oak:
Design uart_edge_detection, start of the top module:
module uart_edge_detection (
    input logic clk,           
    input logic rst_n,         
    input logic uart_rx,       
    output logic uart_tx,      
    output logic led_rx,       
    output logic led_tx,       
    output logic data_ready    
);
Size: about 1300 cells after synthesis, about 7 I/O pins, about 13000 um^2 of cells after synthesis.
clock: 20.0 ns
lec_check: 0
abc_area: 1
cap_margin: 20
cell_pad_in_sites_detail_placement: 2
cell_pad_in_sites_global_placement: 3
core_margin: 7
core_utilization: 40
cts_cluster_diameter: 307
cts_cluster_size: 99
setup_slack_margin: 5.0
slew_margin: 20
tns_end_percent: 20
run.sh (not shown) runs the stock make flow with config.mk's settings and CLKGATE_MAP_FILE=.
oak finished every step from synthesis to the final layout, and the layout passed the timing, design-rule and antenna checks.
> inputs changed (oak -> pine)
# oak
export LEC_CHECK = 0
export ABC_AREA = 1
export CAP_MARGIN = 20
export CELL_PAD_IN_SITES_DETAIL_PLACEMENT = 2
export CELL_PAD_IN_SITES_GLOBAL_PLACEMENT = 3
export CORE_MARGIN = 7
export CORE_UTILIZATION = 40
export CTS_CLUSTER_DIAMETER = 307
export CTS_CLUSTER_SIZE = 99
export SETUP_SLACK_MARGIN = 5.0
export SLEW_MARGIN = 20
export TNS_END_PERCENT = 20
create_clock -name core_clock -period 20.0 [get_ports {clk}]
# pine
export LEC_CHECK = 0
export CAP_MARGIN = 20
export CELL_PAD_IN_SITES_GLOBAL_PLACEMENT = 2
export CORE_MARGIN = 2
export CORE_UTILIZATION = 67
export CTS_CLUSTER_DIAMETER = 224
export GPL_TIMING_DRIVEN = 0
export MIN_ROUTING_LAYER = met2
export SETUP_SLACK_MARGIN = 5.0
export SLEW_MARGIN = 0
export TNS_END_PERCENT = 15
create_clock -name core_clock -period 20.0 [get_ports {clk}]
### Flow results
As the logs show, pine stopped at 3_1_place_gp_skip_io after a tool error, so it never reached the end of the flow. oak | stages: all done | timing, DRC, antenna: all pass. pine vs oak — mean instance size in the synthesized netlist rose 6.5%. Measured against oak, the number of nets in the synthesized netlist of pine comes out at 0.943 times the reference value. Cmp pine vs oak: count of standard-cell rows lower in pine. Looking only at width of the die, and setting everything else aside, the lower value of oak and pine goes to pine. Comparing post-synthesis instance total for oak and pine, the smaller number came from pine. Of pine and oak, it is pine that has the lower area after synthesis.
For birch, these inputs were changed with respect to pine:
# pine
export LEC_CHECK = 0
export CAP_MARGIN = 20
export CELL_PAD_IN_SITES_GLOBAL_PLACEMENT = 2
export CORE_MARGIN = 2
export CORE_UTILIZATION = 67
export CTS_CLUSTER_DIAMETER = 224
export GPL_TIMING_DRIVEN = 0
export MIN_ROUTING_LAYER = met2
export SETUP_SLACK_MARGIN = 5.0
export SLEW_MARGIN = 0
export TNS_END_PERCENT = 15
create_clock -name core_clock -period 20.0 [get_ports {clk}]
# birch
export LEC_CHECK = 0
export CAP_MARGIN = 20
export CORE_MARGIN = 2
export CORE_UTILIZATION = 31
export SLEW_MARGIN = 20
create_clock -name core_clock -period 5.74 [get_ports {clk}]
--- outcome ---
- birch was carried through to the last stage, and its layout satisfied the timing, design-rule and antenna checks.
- Going from pine to birch, distinct cell type count after synthesis closely matched the old numbers; die size rose by 22000 um^2; die extent in x increased 46%.
- The run showing the smaller placement row count is pine.
diff inputs: birch => maple
# birch
export LEC_CHECK = 0
export CAP_MARGIN = 20
export CORE_MARGIN = 2
export CORE_UTILIZATION = 31
export SLEW_MARGIN = 20
create_clock -name core_clock -period 5.74 [get_ports {clk}]
# maple
export LEC_CHECK = 0
export CAP_MARGIN = 20
export CORE_MARGIN = 2
export CORE_UTILIZATION = 72
export CTS_CLUSTER_SIZE = 10
export SETUP_SLACK_MARGIN = 0.76
export SLEW_MARGIN = 20
create_clock -name core_clock -period 3.19 [get_ports {clk}]
[summary]
Total number of placement rows: maple < birch. Summary of maple over birch: worst ir drop on vdd saw an increase; minimum period implied by the final worst setup slack saw a decrease; count of clock-buffer cells in the layout saw a decrease; worst hold slack saw a decrease; share of cell area taken by flip-flops and latches saw a decrease.
> inputs changed (maple -> cedar)
# maple
export LEC_CHECK = 0
export CAP_MARGIN = 20
export CORE_MARGIN = 2
export CORE_UTILIZATION = 72
export CTS_CLUSTER_SIZE = 10
export SETUP_SLACK_MARGIN = 0.76
export SLEW_MARGIN = 20
create_clock -name core_clock -period 3.19 [get_ports {clk}]
# cedar
export LEC_CHECK = 0
export CAP_MARGIN = 35
export CELL_PAD_IN_SITES_DETAIL_PLACEMENT = 0
export CELL_PAD_IN_SITES_GLOBAL_PLACEMENT = 0
export CORE_MARGIN = 2
export CORE_UTILIZATION = 72
export CTS_CLUSTER_DIAMETER = 240
export PLACE_DENSITY_LB_ADDON = 0.0
export SETUP_SLACK_MARGIN = 0.45
export SLEW_MARGIN = 40
create_clock -name core_clock -period 3.19 [get_ports {clk}]
==> results <==
Total power: cedar vs maple up about 2.5%
Between cedar and maple, via count is higher for cedar, maple comes in under that.
The cell area after placement was comparable across cedar and maple.
In cedar, global-route wire length before repair is lower than in maple.
cedar vs. maple: area growth from synthesis to final layout went down by 0.34 points.
maple → cedar: number of optimization iterations in the first detailed-route pass lower, clock group share of total power higher, maximum fanout count along the critical path higher, share of the core filled with cells lower.
The maximum clock frequency of cedar is lower than that of maple.

---

uart_edge_detection again, from the RTL that the note above started with.
clock: 3.2 ns
lec_check: 0
cap_margin: 20
core_margin: 2
core_utilization: 72
cts_cluster_size: 14
hold_slack_margin: 0.29
place_density_lb_addon: 0.27
setup_slack_margin: 0.48
slew_margin: 20
The starting point passed the timing, design-rule and antenna checks.
Then changed:
--- a/flow/config.mk
+++ b/flow/config.mk
@@ -10,5 +10 @@
-export CORE_UTILIZATION = 72
-export CTS_CLUSTER_SIZE = 14
-export HOLD_SLACK_MARGIN = 0.29
-export PLACE_DENSITY_LB_ADDON = 0.27
-export SETUP_SLACK_MARGIN = 0.48
+export CORE_UTILIZATION = 40
==> flow/constraint.sdc (replaced) <==
create_clock -name core_clock -period 20.0 [get_ports {clk}]
set_input_delay 4.0000 -clock core_clock [delete_from_list [all_inputs] [get_ports {clk}]]
set_output_delay 4.0000 -clock core_clock [all_outputs]
set_load 0.01 [all_outputs]
Total power drops by well over a third.
First-iteration DRC count drops by well over a third.
Sequential power drops by well over a third.
Global-route usage drops by 19 points.
Die area climbs by well over a third.
Via count drops by about a fifth.
Design area drops by a little under a tenth.
Clock power drops by well over a third.
Then changed:
--- a/flow/config.mk
+++ b/flow/config.mk
@@ -10 +10 @@
-export CORE_UTILIZATION = 40
+export CORE_UTILIZATION = 65
==> flow/constraint.sdc (replaced) <==
create_clock -name core_clock -period 16.3 [get_ports {clk}]
set_input_delay 3.2600 -clock core_clock [delete_from_list [all_inputs] [get_ports {clk}]]
set_output_delay 3.2600 -clock core_clock [all_outputs]
set_load 0.01 [all_outputs]
=> Hold slack stays flat; synthesized area stays the same; critical path depth is lower by 2; routed wire length climbs by 1.3%; synthesized cell count does not change.
Power figures rest on the tool's default switching activity, not on a simulated workload.
